Design alu_top, start of the top module:
module alu_top(clk, a, b, op, out, carry_out, over_flow, zero);
input clk;
input [31:0] a, b;
input [2:0] op;
output reg [31:0] out;
output reg carry_out, over_flow, zero;
reg [31:0] a_r, b_r;
reg [2:0] op_r;
wire [31:0] alu_out;
wire alu_carry_out, alu_over_flow, alu_zero;
ALU alu_core(a_r, b_r, op_r, alu_out, alu_carry_out, alu_over_flow, alu_zero);
always @(posedge clk) begin
	a_r <= a;
	b_r <= b;
	op_r <= op;
	out <= alu_out;
	carry_out <= alu_carry_out;
	over_flow <= alu_over_flow;
	zero <= alu_zero;
end
endmodule
Size in the first run: ~690 cells after synthesis, ~110 flip-flops, ~0.0060 mm2 of cells after synthesis.
make LEC_CHECK=0 ABC_AREA=1 CAP_MARGIN=35 CORE_MARGIN=2 CORE_UTILIZATION=72 CTS_CLUSTER_DIAMETER=380 CTS_CLUSTER_SIZE=16 PLACE_DENSITY_LB_ADDON=0.2 SETUP_SLACK_MARGIN=-0.85 SLEW_MARGIN=20 finish   # period 11.6 ns
run.sh (not shown) runs the stock make flow with config.mk's settings and CLKGATE_MAP_FILE=.
The baseline did not get past global routing (5_1_grt).
==> next run, changes <==
- ABC_AREA: 1 -> default
- CAP_MARGIN: 35 -> 20
- CORE_UTILIZATION: 72 -> 58
- CTS_CLUSTER_DIAMETER: 380 -> default
- CTS_CLUSTER_SIZE: 16 -> default
- PLACE_DENSITY_LB_ADDON: 0.2 -> default
- SETUP_SLACK_MARGIN: -0.85 -> default
- clock period: 11.6 -> 7.88 ns (I/O delays scaled with it)
What happened:
- Now the flow finished with negative setup slack left
- synthesized area climbs by a few percent
- die size climbs by a quarter to a third
- synthesized cell count drops by a little under a tenth

* * *

Starting RTL as in the previous note.
Settings: LEC_CHECK=0, ABC_AREA=0, CAP_MARGIN=35, CELL_PAD_IN_SITES_DETAIL_PLACEMENT=0, CELL_PAD_IN_SITES_GLOBAL_PLACEMENT=0, CORE_ASPECT_RATIO=1.76, CORE_MARGIN=8, CORE_UTILIZATION=52, CTS_CLUSTER_DIAMETER=397, CTS_CLUSTER_SIZE=100, GPL_ROUTABILITY_DRIVEN=0, MAX_ROUTING_LAYER=met4, PLACE_DENSITY=0.54, SETUP_SLACK_MARGIN=-0.23, SLEW_MARGIN=20, TNS_END_PERCENT=50; clock period 14.1 ns.
The baseline ran to the end with no violations.
==> next run, changes <==
- ABC_AREA: 0 -> 1
- CAP_MARGIN: 35 -> 10
- CORE_ASPECT_RATIO: 1.76 -> 0.99
- CORE_MARGIN: 8 -> 2
- CORE_UTILIZATION: 52 -> 72
- CTS_CLUSTER_SIZE: 100 -> 20
- HOLD_SLACK_MARGIN: not set -> -0.08
- PLACE_DENSITY: 0.54 -> 0.67
- SETUP_SLACK_MARGIN: -0.23 -> -0.48
- clock period: 14.1 -> 7.07 ns (I/O delays scaled with it)
What happened: Now the flow produced a layout that fails on negative setup slack. Synthesized cell count rises by a little under a tenth. Global-route usage rises by 31 points. Combinational power rises by well over a third. Worst hold slack loses 28 ps.
==> next run, changes <==
- ABC_AREA: 1 -> 0
- CAP_MARGIN: 10 -> 20
- CELL_PAD_IN_SITES_GLOBAL_PLACEMENT: 0 -> 3
- CORE_MARGIN: 2 -> 8
- CORE_UTILIZATION: 72 -> 60
- HOLD_SLACK_MARGIN: -0.08 -> not set
- PLACE_DENSITY: 0.67 -> 0.54
- SETUP_SLACK_MARGIN: -0.48 -> 2.4
- clock period: 7.07 -> 11.3 ns (I/O delays scaled with it)
This time the run stopped in 3_1_place_gp_skip_io with GPL-0301.
Synthesized area rises by 3.5%.
Die size rises by 53%.
Synthesized cell count falls by 7.1%.
==> next run, changes <==
- CELL_PAD_IN_SITES_GLOBAL_PLACEMENT: 3 -> 0
- CORE_ASPECT_RATIO: 0.99 -> 0.5
- CORE_UTILIZATION: 60 -> 36
- PLACE_DENSITY: 0.54 -> 0.35
- SETUP_SLACK_MARGIN: 2.4 -> -0.23
- clock period: 11.3 -> 14.1 ns (I/O delays scaled with it)
Effect: This time the run completed with no timing, DRC or antenna violations. Area after synthesis is unchanged. Synthesized cell count stays the same. Die area rises by 58%.

* * *

oak:
Starting RTL as in the previous note.
==> flow/config.mk <==
export PLATFORM = sky130hd
export DESIGN_NAME = alu_top
export DESIGN_NICKNAME = alu_top
export VERILOG_FILES = /design/flow/design.v
export SDC_FILE = /design/flow/constraint.sdc
export NUM_CORES = 4
export LEC_CHECK = 0
export CAP_MARGIN = 0
export CORE_MARGIN = 2
export CORE_UTILIZATION = 72
export CTS_CLUSTER_DIAMETER = 100
export CTS_CLUSTER_SIZE = 14
export HOLD_SLACK_MARGIN = -0.08
export MAX_ROUTING_LAYER = met4
export PLACE_DENSITY_LB_ADDON = 0.29
export SETUP_SLACK_MARGIN = 1.0
export SLEW_MARGIN = 20
==> flow/constraint.sdc <==
create_clock -name core_clock -period 7.16 [get_ports {clk}]
set_input_delay 1.4320 -clock core_clock [delete_from_list [all_inputs] [get_ports {clk}]]
set_output_delay 1.4320 -clock core_clock [all_outputs]
set_load 0.01 [all_outputs]
oak | ERROR | clock tree synthesis (4_1_cts)
Setup changes, oak to pine
Settings: CAP_MARGIN changed from 0 to 20; HOLD_SLACK_MARGIN removed (was -0.08); CTS_CLUSTER_SIZE removed (was 14); MAX_ROUTING_LAYER removed (was met4); SETUP_SLACK_MARGIN removed (was 1.0); PLACE_DENSITY_LB_ADDON removed (was 0.29); CTS_CLUSTER_DIAMETER removed (was 100); CORE_UTILIZATION changed from 72 to 40; the clock period (ns, I/O delays scaled along) changed from 7.16 to 14.2.
### Flow results
From oak to pine, quantity of I/O buffers inserted on ports did not move at all.
[compare] base=oak new=pine: placeable core region shows an increase of 83%; fraction of the mapped netlist area in simple logic gates shows no meaningful change.
| starting density of the core | pine vs oak | 34 points lower |
Compared with oak, area of the chip in pine increased by more than half.
Cmp pine vs oak: HPWL after detailed placement lower in pine
Summary of oak and pine: one run falls short of a clean finish, namely oak.
Run status, oak: aborted in clock tree synthesis (4_1_cts), error DPL-0038
What birch does differently from pine at the input level:
Settings: CORE_UTILIZATION: 40 -> 61; the clock period (ns, I/O delays scaled along): 14.2 -> 7.16.
### Flow results
Completing all stages was not enough for birch: its layout failed the final checks because of negative setup slack. Floorplan die height came out lower on birch than on pine. In birch, the fmax came out 0.0021 GHz above the value in pine. [compare] base=pine new=birch: minimum clock period decreased by 390 ps relative to the old numbers; area of the multi-input gates increased by about 2.7% relative to the old numbers. Diff birch and pine: fraction of power consumed by the clock network lower in birch. birch against pine: largest stage delay on the critical path now larger; die area now smaller; measured slew at the worst slew-check pin now smaller. The worst-case setup margin in the final layout in birch sits 6650 ps below the value recorded for pine.
Edits applied to the flow inputs when going from birch to maple:
Settings: CTS_CLUSTER_SIZE newly set to 84; HOLD_SLACK_MARGIN newly set to -0.08; SETUP_SLACK_MARGIN newly set to 0.88; CORE_ASPECT_RATIO newly set to 0.93; CORE_UTILIZATION changed from 61 to 72; CTS_CLUSTER_DIAMETER newly set to 96; PLACE_DENSITY newly set to 0.39; CAP_MARGIN changed from 20 to 5.
## What came out
- The flow ended early for maple: it failed with a tool error in clock tree synthesis (4_1_cts).
- On half-perimeter wire length after detailed placement: maple sits above birch.
- From birch to maple, area after synthesis did not move at all.
- Routability-driven placement congestion ratio: lower on birch
- Diff birch..maple | XOR/XNOR share of the synthesized area | unchanged
- Per the comparison of maple with birch, count of library flops with an enable pin roughly the same, y dimension of the die lower.
The following lists how cedar was set up differently from maple:
Settings: removing SETUP_SLACK_MARGIN (formerly 0.88); removing CORE_ASPECT_RATIO (formerly 0.93); removing HOLD_SLACK_MARGIN (formerly -0.08); changing CAP_MARGIN from 5 to 35; removing PLACE_DENSITY (formerly 0.39); setting ABC_AREA to 1 for the first time; changing CTS_CLUSTER_SIZE from 84 to 15; removing CTS_CLUSTER_DIAMETER (formerly 96); changing CORE_UTILIZATION from 72 to 58; changing the clock period (ns, I/O delays scaled along) from 7.16 to 7.88.
### Flow results
- FAIL for each of maple and cedar
- As of cedar, net count of the mapped netlist had risen by a few percent compared to maple.
- Relative to maple, die size has increased by about 20% in cedar.
- Comparing maple against cedar, there is no change at all in fraction of registers with async set/reset.

* * *

run A:
The RTL this note starts from:
==> flow/design.v <==
module alu_top(clk, a, b, op, out, carry_out, over_flow, zero);
input clk;
input [31:0] a, b;
input [2:0] op;
output reg [31:0] out;
output reg carry_out, over_flow, zero;
reg [31:0] a_r, b_r;
reg [2:0] op_r;
wire [31:0] alu_out;
wire alu_carry_out, alu_over_flow, alu_zero;
ALU alu_core(a_r, b_r, op_r, alu_out, alu_carry_out, alu_over_flow, alu_zero);
always @(posedge clk) begin
	a_r <= a;
	b_r <= b;
	op_r <= op;
	out <= alu_out;
	carry_out <= alu_carry_out;
	over_flow <= alu_over_flow;
	zero <= alu_zero;
end
endmodule

module xorgate(a, b, out);
output[31:0] out;
input wire[31:0] a, b;
generate  
genvar index;
for (index = 0; index<32; index = index + 1)
	begin: xorgen
		xor xor1(out[index], a[index], b[index]);
	end
endgenerate
endmodule
module andgate(a, b, out);
output[31:0] out;
input[31:0] a, b;
generate  
genvar index;
for (index = 0; index<32; index = index + 1)
	begin: andgen
		and and1(out[index], a[index], b[index]);  
	end
endgenerate
endmodule
module orgate(a, b, out);
output[31:0] out;
input[31:0] a, b;
generate  
genvar index;
for (index = 0; index<32; index = index + 1)
	begin: orgen
		or or1(out[index], a[index], b[index]);
	end
endgenerate
endmodule
module adder(sum, carryout, a, b, carryin);
output sum, carryout;
input a, b, carryin;
xor sumbit(sum, a, b, carryin);
and bc(b_c, b, carryin);
and ac(a_c, a, carryin);
and ab(a_b, a, b);
or cout(carryout, b_c, a_c, a_b);
endmodule
module adder32Bit(addo, carryout, over_flow, A, B, carry_in);
output[31:0] addo;  
output carryout;  
output over_flow;  
input[31:0] A;  
input[31:0] B;  
input carry_in;
wire[31:0] carry_oarray;
adder adder_init (addo[0], carry_oarray[0], A[0], B[0], carry_in);
adder adder1 (addo[1], carry_oarray[1], A[1], B[1], carry_oarray[0]);
generate  
genvar index;
for (index = 2; index<32; index = index + 1)
	begin: add32b
	adder addergen (addo[index], carry_oarray[index], A[index], B[index], carry_oarray[index-1]);
	end
endgenerate
assign carryout = carry_oarray[31];
wire abxor, abcoutxor;
xor xor1(abxor, A[31], B[31]);
xor xor2(abcoutxor, carryout, abxor);
xor xor3(over_flow, addo[31], abcoutxor);
endmodule 
module slt(sum, overflow, slto);
input[31:0] sum;
input overflow;
output slto;
xor slt_xor(slto, sum[31], overflow);
endmodule
module structuralMultiplexer(out, mux_command, ando, oro, xoro, addo, slto);
output[31:0] out;
input[2:0] mux_command;  
input[31:0] ando;  
input[31:0] oro;  
input[31:0] xoro;  
input[31:0] addo;  
input slto;  
wire[2:0] inv_command;
wire[31:0] enableand, enableor, enablexor, enableadd;  
wire enableslt;  
not notCommand0(inv_command[0], mux_command[0]);  
not notCommand1(inv_command[1], mux_command[1]);
not notCommand2(inv_command[2], mux_command[2]);
and slt_and(enableslt, slto, inv_command[2], mux_command[1], inv_command[0]);
generate
genvar index;
for (index = 0; index<32; index = index + 1)
	begin: muxgen 
		and ando_and(enableand[index], ando[index], inv_command[2], mux_command[1], mux_command[0]);  
		and oro_and(enableor[index], oro[index], mux_command[2], inv_command[1], inv_command[0]);  
		and xoro_and(enablexor[index], xoro[index], inv_command[2], inv_command[1], mux_command[0]);  
		and addo_and(enableadd[index], addo[index], inv_command[2], inv_command[1], inv_command[0]);  
		or or1(out[index], enableand[index],  enableor[index], enablexor[index], enableadd[index], enableslt);  
	end
endgenerate
endmodule
module LUT(mux_command, a_inv, b_inv, carry_in, allow_overflow, addr);
output reg[2:0] mux_command;
output reg a_inv;
output reg b_inv;
output reg carry_in;
output reg allow_overflow;
input[2:0] addr;
always @ (addr) begin
	case(addr)
	3'd0: begin mux_command = 3'b000; a_inv = 0; b_inv = 0; carry_in = 0; allow_overflow = 1; end  
	3'd1: begin mux_command = 3'b000; a_inv = 0; b_inv = 1; carry_in = 1; allow_overflow = 1; end  
	3'd2: begin mux_command = 3'b001; a_inv = 0; b_inv = 0; carry_in = 0; allow_overflow = 1; end  
	3'd3: begin mux_command = 3'b010; a_inv = 0; b_inv = 1; carry_in = 1; allow_overflow = 0; end  
	3'd4: begin mux_command = 3'b011; a_inv = 0; b_inv = 0; carry_in = 0; allow_overflow = 1; end  
	3'd6: begin mux_command = 3'b011; a_inv = 1; b_inv = 1; carry_in = 0; allow_overflow = 1; end  
	3'd7: begin mux_command = 3'b100; a_inv = 0; b_inv = 0; carry_in = 0; allow_overflow = 1; end  
	3'd5: begin mux_command = 3'b100; a_inv = 1; b_inv = 1; carry_in = 0; allow_overflow = 1; end  
default: $display("Please check inputs");
endcase
end
endmodule
module ALU(a, b, addr, out, carry_out, over_flow, zero);
input[31:0] a, b;
input[2:0] addr;  
output[31:0] out;
output carry_out, over_flow, zero;
wire carry_in, b_inv;  
wire a_inv, allow_overflow;  
wire[2:0] mux_command;
wire[31:0] A, B;  
wire[31:0] addo, xoro, ando, oro;
wire slto;
LUT lookuptable(mux_command, a_inv, b_inv, carry_in, allow_overflow, addr);
generate
genvar index;
for (index = 0; index<32; index = index + 1)
	begin: abinv_gen
		xor a_invgen(A[index], a[index], a_inv);  
		xor b_invgen(B[index], b[index], b_inv);  
	end
endgenerate
andgate and_gate(A, B, ando);  
orgate or_gate(A, B, oro);  
xorgate xor_gate(A, B, xoro);  
adder32Bit add_gate(addo, carry_out, over_flow, A, B, carry_in);  
slt slt_gate(addo, over_flow, slto);
and allowoverflow_and(overflow, over_flow, allow_overflow);
structuralMultiplexer mux_structure(out, mux_command, ando, oro, xoro, addo, slto);
wire[31:0] equal;
generate  
genvar index1;
for (index1 = 0; index1 <32; index1 = index1+1)begin
                nor nor1(equal[index1], out[index1], 0);
end
endgenerate
and and1(zero, equal[0], equal[1], equal[2], equal[3],equal[4],equal[5],equal[6],equal[7],equal[8],equal[9],equal[10],equal[11],equal[12],equal[13],equal[14],equal[15],equal[16],equal[17],equal[18],equal[19],equal[20],equal[21],equal[22],equal[23],equal[24],equal[25],equal[26],equal[27],equal[28],equal[29],equal[30],equal[31]);
endmodule
export LEC_CHECK = 0
export ABC_AREA = 1
export CAP_MARGIN = 20
export CELL_PAD_IN_SITES_DETAIL_PLACEMENT = 0
export CELL_PAD_IN_SITES_GLOBAL_PLACEMENT = 1
export CORE_ASPECT_RATIO = 1.76
export CORE_MARGIN = 2
export CORE_UTILIZATION = 55
export CTS_CLUSTER_DIAMETER = 397
export CTS_CLUSTER_SIZE = 20
export GPL_ROUTABILITY_DRIVEN = 0
export MAX_ROUTING_LAYER = met4
export PLACE_DENSITY_LB_ADDON = 0.16
export SETUP_SLACK_MARGIN = -0.37
export SLEW_MARGIN = 20
export TNS_END_PERCENT = 50
create_clock -name core_clock -period 7.9 [get_ports {clk}]
Although it ran to completion, run A produced a layout that fails the final checks because of negative setup slack.
[inputs] run B vs run A
- a deleted CELL_PAD_IN_SITES_GLOBAL_PLACEMENT that had been 1
- a deleted PLACE_DENSITY_LB_ADDON that had been 0.16
- a deleted TNS_END_PERCENT that had been 50
- a deleted CTS_CLUSTER_DIAMETER that had been 397
- a deleted CELL_PAD_IN_SITES_DETAIL_PLACEMENT that had been 0
- a change of CORE_UTILIZATION from 55 to 59
- a deleted MAX_ROUTING_LAYER that had been met4
- a deleted SETUP_SLACK_MARGIN that had been -0.37
- a deleted CTS_CLUSTER_SIZE that had been 20
- a deleted CORE_ASPECT_RATIO that had been 1.76
- a deleted ABC_AREA that had been 1
- a deleted GPL_ROUTABILITY_DRIVEN that had been 0
- a change of the clock period (ns, I/O delays scaled along) from 7.9 to 11.2
Complete run, failing final checks: run B, reason negative setup slack. Going from run A to run B, routed wire length increased 13%; critical path depth decreased about 4.4%; clock-net power decreased 55%.
> inputs changed (run B -> run C)
- CORE_UTILIZATION now 68, was 59
- CTS_CLUSTER_DIAMETER now 218, previously not set
- ABC_AREA now 0, previously not set
- SETUP_SLACK_MARGIN now -0.72, previously not set
- the clock period (ns, I/O delays scaled along) now 12.4, was 11.2
Notes after the runs:
| run C | all stages done | FAIL | negative setup slack |. Taking run B as the reference, in run C fmax decreased by 1.8% relative to the old numbers; non-clock buffer instance count of the final layout decreased by 5 relative to the old numbers. Startpoint of the most critical setup path: alu_core.a_inv -> run B, alu_core.b_inv -> run C. Part of the power in combinational logic in run C is 1.5 points below run B. Reported for run B and run C, Yosys chip area turned out identical to the last digit. From run B to run C the numbers moved as follows: post-placement cell area went down by 140 µm², die area moved down, switching component of the power went down, first-iteration DRC count went up, routed wire length increased by 4.9% relative to the old numbers. Run C against run B: sequential power shows a reduction of about 8%, relative area change from synthesis to final layout down 2.0 points.
Power is estimated from default activity; no workload was simulated.
